==> exp/amber <==
## adder_32bit
module adder_32bit(
    input clk,
    input rst,
    input [31:0] i_a,
    input [31:0] i_b,
    input i_vld,
    output reg [31:0] o_res,
    output reg o_res_vld,
    output reg overflow
);
make LEC_CHECK=0 ABC_AREA=0 CAP_MARGIN=25 CELL_PAD_IN_SITES_GLOBAL_PLACEMENT=3 CORE_MARGIN=2 CORE_UTILIZATION=40 CTS_CLUSTER_DIAMETER=116 GPL_ROUTABILITY_DRIVEN=0 HOLD_SLACK_MARGIN=0.3 MAX_ROUTING_LAYER=met4 PLACE_DENSITY_LB_ADDON=0.15 SETUP_SLACK_MARGIN=-2.0 SLEW_MARGIN=20 TNS_END_PERCENT=90 finish   # period 37.2 ns
run.sh (not shown) runs the stock make flow with config.mk's settings and CLKGATE_MAP_FILE=.
==> exp/cedar: changes against exp/amber <==
- ABC_AREA: 0 -> 1
- CAP_MARGIN: 25 -> 20
- CELL_PAD_IN_SITES_GLOBAL_PLACEMENT: 3 -> not set
- CORE_UTILIZATION: 40 -> 61
- CTS_CLUSTER_DIAMETER: 116 -> not set
- GPL_ROUTABILITY_DRIVEN: 0 -> not set
- HOLD_SLACK_MARGIN: 0.3 -> not set
- MAX_ROUTING_LAYER: met4 -> not set
- PLACE_DENSITY_LB_ADDON: 0.15 -> not set
- SETUP_SLACK_MARGIN: -2.0 -> not set
- TNS_END_PERCENT: 90 -> 5
==> flow/constraint.sdc (replaced) <==
create_clock -name core_clock -period 33.1 [get_ports {clk}]
set_input_delay 6.6200 -clock core_clock [delete_from_list [all_inputs] [get_ports {clk}]]
set_output_delay 6.6200 -clock core_clock [all_outputs]
set_load 0.01 [all_outputs]
==> flow_summary.ini <==
; generated from flow reports
[outcome]
failed_stage = global placement without I/O
first-error = [ERROR FLW-0024] Place density exceeds 1.0 (current PLACE_DENSITY_LB_ADDON =  0.15). Please check if the value of  PLACE_DENSITY_LB_ADDON is between 0 and 0.99.
status = did not finish

[die]
die_w_um = 248

[yosys]
syn_inst = 3712
synth.avg_cell_area_um2 = 6.40
# the run above: exp/amber

==> flow_summary.ini <==
; generated from flow reports
[outcome]
status = complete, no violations

[critical_path]
critPathMaxStageDelay_ns = 0.61

[clock_network]
post-cts-setup-buffers = 4

[drt]
wl_per_cell_um = 15.8

[yosys]
synth.avg_cell_area_um2 = 5.60

[global_route]
top_usage_layer = met2
first_global_vias = 28000

[run]
max_cap_viol_count = 0

[die]
die_w_um = 218

[layout]
final_area_um2 = 31500
# the run above: exp/cedar


========
==> v15 <==
==> flow/design.v <==
`timescale 1ns / 1ps
module CompareAndShift32Bit (
    input [7:0] exp_a,
    input [7:0] exp_b,
    input [23:0] man_a,
    input [23:0] man_b,
    output reg [23:0] al_man_a,
    output reg [23:0] al_man_b,
    output reg [7:0] shift
);
    always @(*) begin
        if (exp_a > exp_b) begin
            shift = exp_a - exp_b;
            al_man_a = man_a;
            al_man_b = man_b >> shift;
        end else begin
            shift = exp_b - exp_a;
            al_man_a = man_a >> shift;
            al_man_b = man_b;
        end
    end
endmodule
`timescale 1ns / 1ps
module Addition32Bit (
    input sign_a,
    input sign_b,
    input [23:0] a,b,
    output reg [24:0] res,
    output reg sign_res
    );
    always @(*) begin
        if (sign_a == sign_b) begin
            sign_res = sign_a;   
            res = a+b;
        end
        else if (a >= b) begin
            res = a - b;
            sign_res = sign_a;
        end
        else begin
            res = b - a;
            sign_res = sign_b;
        end
    end
endmodule	
`timescale 1ns / 1ps
module Normalization32Bit (
    input [24:0] res,
    input [7:0] exp_base,
    output reg [23:0] man_res,
    output reg [7:0] exp_res,
    output reg overflow
);
    reg [24:0] normalized_result;
    integer i;
    always @(*) begin
        normalized_result = res;
        exp_res = exp_base;
        if (normalized_result[24]) begin
            normalized_result = normalized_result >> 1;
            exp_res = exp_base + 1;
        end else begin
            for (i = 0; i < 24; i = i + 1) begin
                if (normalized_result[23] == 0 && exp_res > 0) begin
                    normalized_result = normalized_result << 1;
                    exp_res = exp_res - 1;
                end
            end
            if (normalized_result == 25'b0)
                exp_res = 8'b0;
        end
        man_res = normalized_result[23:0];
        overflow = (exp_res >= 8'b11111111);
    end
endmodule
`timescale 1ns / 1ps
module adder_32bit(
    input clk,
    input rst,
    input [31:0] i_a,
    input [31:0] i_b,
    input i_vld,
    output reg [31:0] o_res,
    output reg o_res_vld,
    output reg overflow
);
wire [7:0] shift;
wire [23:0] al_man_a, al_man_b;
wire sign_a, sign_b, sign_res;
wire [7:0] exp_a, exp_b, exp_res;
wire [23:0] man_a, man_b, man_res;
wire [24:0] res;
wire operation_overflow;
assign sign_a = i_a[31];
assign sign_b = i_b[31];
assign exp_a = i_a[30:23];
assign exp_b = i_b[30:23];
assign man_a = (exp_a == 8'b0) ? {1'b0, i_a[22:0]} : {1'b1, i_a[22:0]};  
assign man_b = (exp_b == 8'b0) ? {1'b0, i_b[22:0]} : {1'b1, i_b[22:0]};
wire is_nan_a = ((exp_a == 8'b11111111) && (man_a[22:0] != 0));  
wire is_nan_b = ((exp_b == 8'b11111111) && (man_b[22:0] != 0));
wire is_inf_a = ((exp_a == 8'b11111111) && (man_a[22:0] == 0));
wire is_inf_b = ((exp_b == 8'b11111111) && (man_b[22:0] == 0));
wire is_zero_a = ((i_a[30:0] == 0));  
wire is_zero_b = ((i_b[30:0] == 0));
CompareAndShift32Bit u_CompareAndShift32Bit (
    .exp_a(exp_a),           
    .exp_b(exp_b),           
    .man_a(man_a),           
    .man_b(man_b),           
    .al_man_a(al_man_a),     
    .al_man_b(al_man_b),     
    .shift(shift)            
);
Addition32Bit u_Addition32Bit (
    .sign_a(sign_a),         
    .sign_b(sign_b),         
    .a(al_man_a),            
    .b(al_man_b),            
    .res(res),               
    .sign_res(sign_res)      
);
Normalization32Bit u_Normalization32Bit (
    .res(res),                                   
    .exp_base((exp_a > exp_b) ? exp_a : exp_b),  
    .man_res(man_res),                           
    .exp_res(exp_res),                           
    .overflow(operation_overflow)                
);
always @(posedge clk or posedge rst) begin
    if (rst) begin
        o_res <= 32'b0;
        o_res_vld <= 1'b0;
        overflow <= 1'b0;
    end else if (i_vld) begin
        if (is_nan_a || is_nan_b || (is_inf_a && is_inf_b && (sign_a != sign_b))) begin
            o_res <= 32'h7FC00000;  
            overflow <= 1'b1;
        end 
        else if (is_inf_a || is_inf_b) begin
            o_res <= is_inf_a ? i_a : i_b;  
            overflow <= 1'b1;
        end 
        else if (is_zero_a && is_zero_b) begin
            o_res <= 32'b0;  
            overflow <= 1'b0;
        end 
        else begin
        o_res <= {sign_res, exp_res, man_res[22:0]};
        o_res_vld <= 1'b1;
        overflow <= operation_overflow;
        end
        o_res_vld <= 1'b1;
    end else begin
        o_res_vld <= 1'b0;
    end
end
endmodule
==> flow/run.sh <==
#!/bin/bash
# the make line also repeats each setting of config.mk as NAME=value (left out here)
make -C /OpenROAD-flow-scripts/flow DESIGN_CONFIG=/design/flow/config.mk WORK_HOME=/design/flow/orfs CLKGATE_MAP_FILE= finish
==> flow/config.mk <==
export PLATFORM = sky130hd
export DESIGN_NAME = adder_32bit
export DESIGN_NICKNAME = adder_32bit
export VERILOG_FILES = /design/flow/design.v
export SDC_FILE = /design/flow/constraint.sdc
export NUM_CORES = 4
export LEC_CHECK = 0
export ABC_AREA = 1
export CAP_MARGIN = 20
export CORE_MARGIN = 2
export CORE_UTILIZATION = 70
export CTS_CLUSTER_SIZE = 85
export HOLD_SLACK_MARGIN = -0.1
export MAX_ROUTING_LAYER = met4
export SLEW_MARGIN = 20
==> flow/constraint.sdc <==
create_clock -name core_clock -period 36.2 [get_ports {clk}]
set_input_delay 7.2400 -clock core_clock [delete_from_list [all_inputs] [get_ports {clk}]]
set_output_delay 7.2400 -clock core_clock [all_outputs]
set_load 0.01 [all_outputs]
==> v16 (differences from v15) <==
==> flow/config.mk (replaced) <==
export PLATFORM = sky130hd
export DESIGN_NAME = adder_32bit
export DESIGN_NICKNAME = adder_32bit
export VERILOG_FILES = /design/flow/design.v
export SDC_FILE = /design/flow/constraint.sdc
export NUM_CORES = 4
export LEC_CHECK = 0
export CAP_MARGIN = 20
export CORE_MARGIN = 2
export CORE_UTILIZATION = 50
export CTS_CLUSTER_SIZE = 98
export SLEW_MARGIN = 20
==> flow/constraint.sdc (replaced) <==
create_clock -name core_clock -period 35.4 [get_ports {clk}]
set_input_delay 7.0800 -clock core_clock [delete_from_list [all_inputs] [get_ports {clk}]]
set_output_delay 7.0800 -clock core_clock [all_outputs]
set_load 0.01 [all_outputs]
==> summary of the runs <==
- v15 passed the timing, DRC and antenna checks. v16 completed, yet does not pass: negative setup slack.
- Of v16 and v15, v15 has the higher cell count (gap about 3%, measured against v15).
- Flip-flop count is the same in v16 and v15.
- In v16 the area after synthesis is lower than in v15, by 15%.
- In v16 the die size is higher than in v15, by about 20%.
- Between v16 and v15, the lower critical path depth is in v16 (gap 51).
- Of v16 and v15, v16 has the higher non-clock buffer count (gap 1019).
- In clock skew, v16 and v15 do not differ.
- Between v15 and v16, the lower via count is in v15 (gap 6.5%, measured against v16).
- In v16 the setup slack is worse than in v15, by 2.5 ns.
- Of v16 and v15, v16 has the higher utilization (gap 2.3 points).
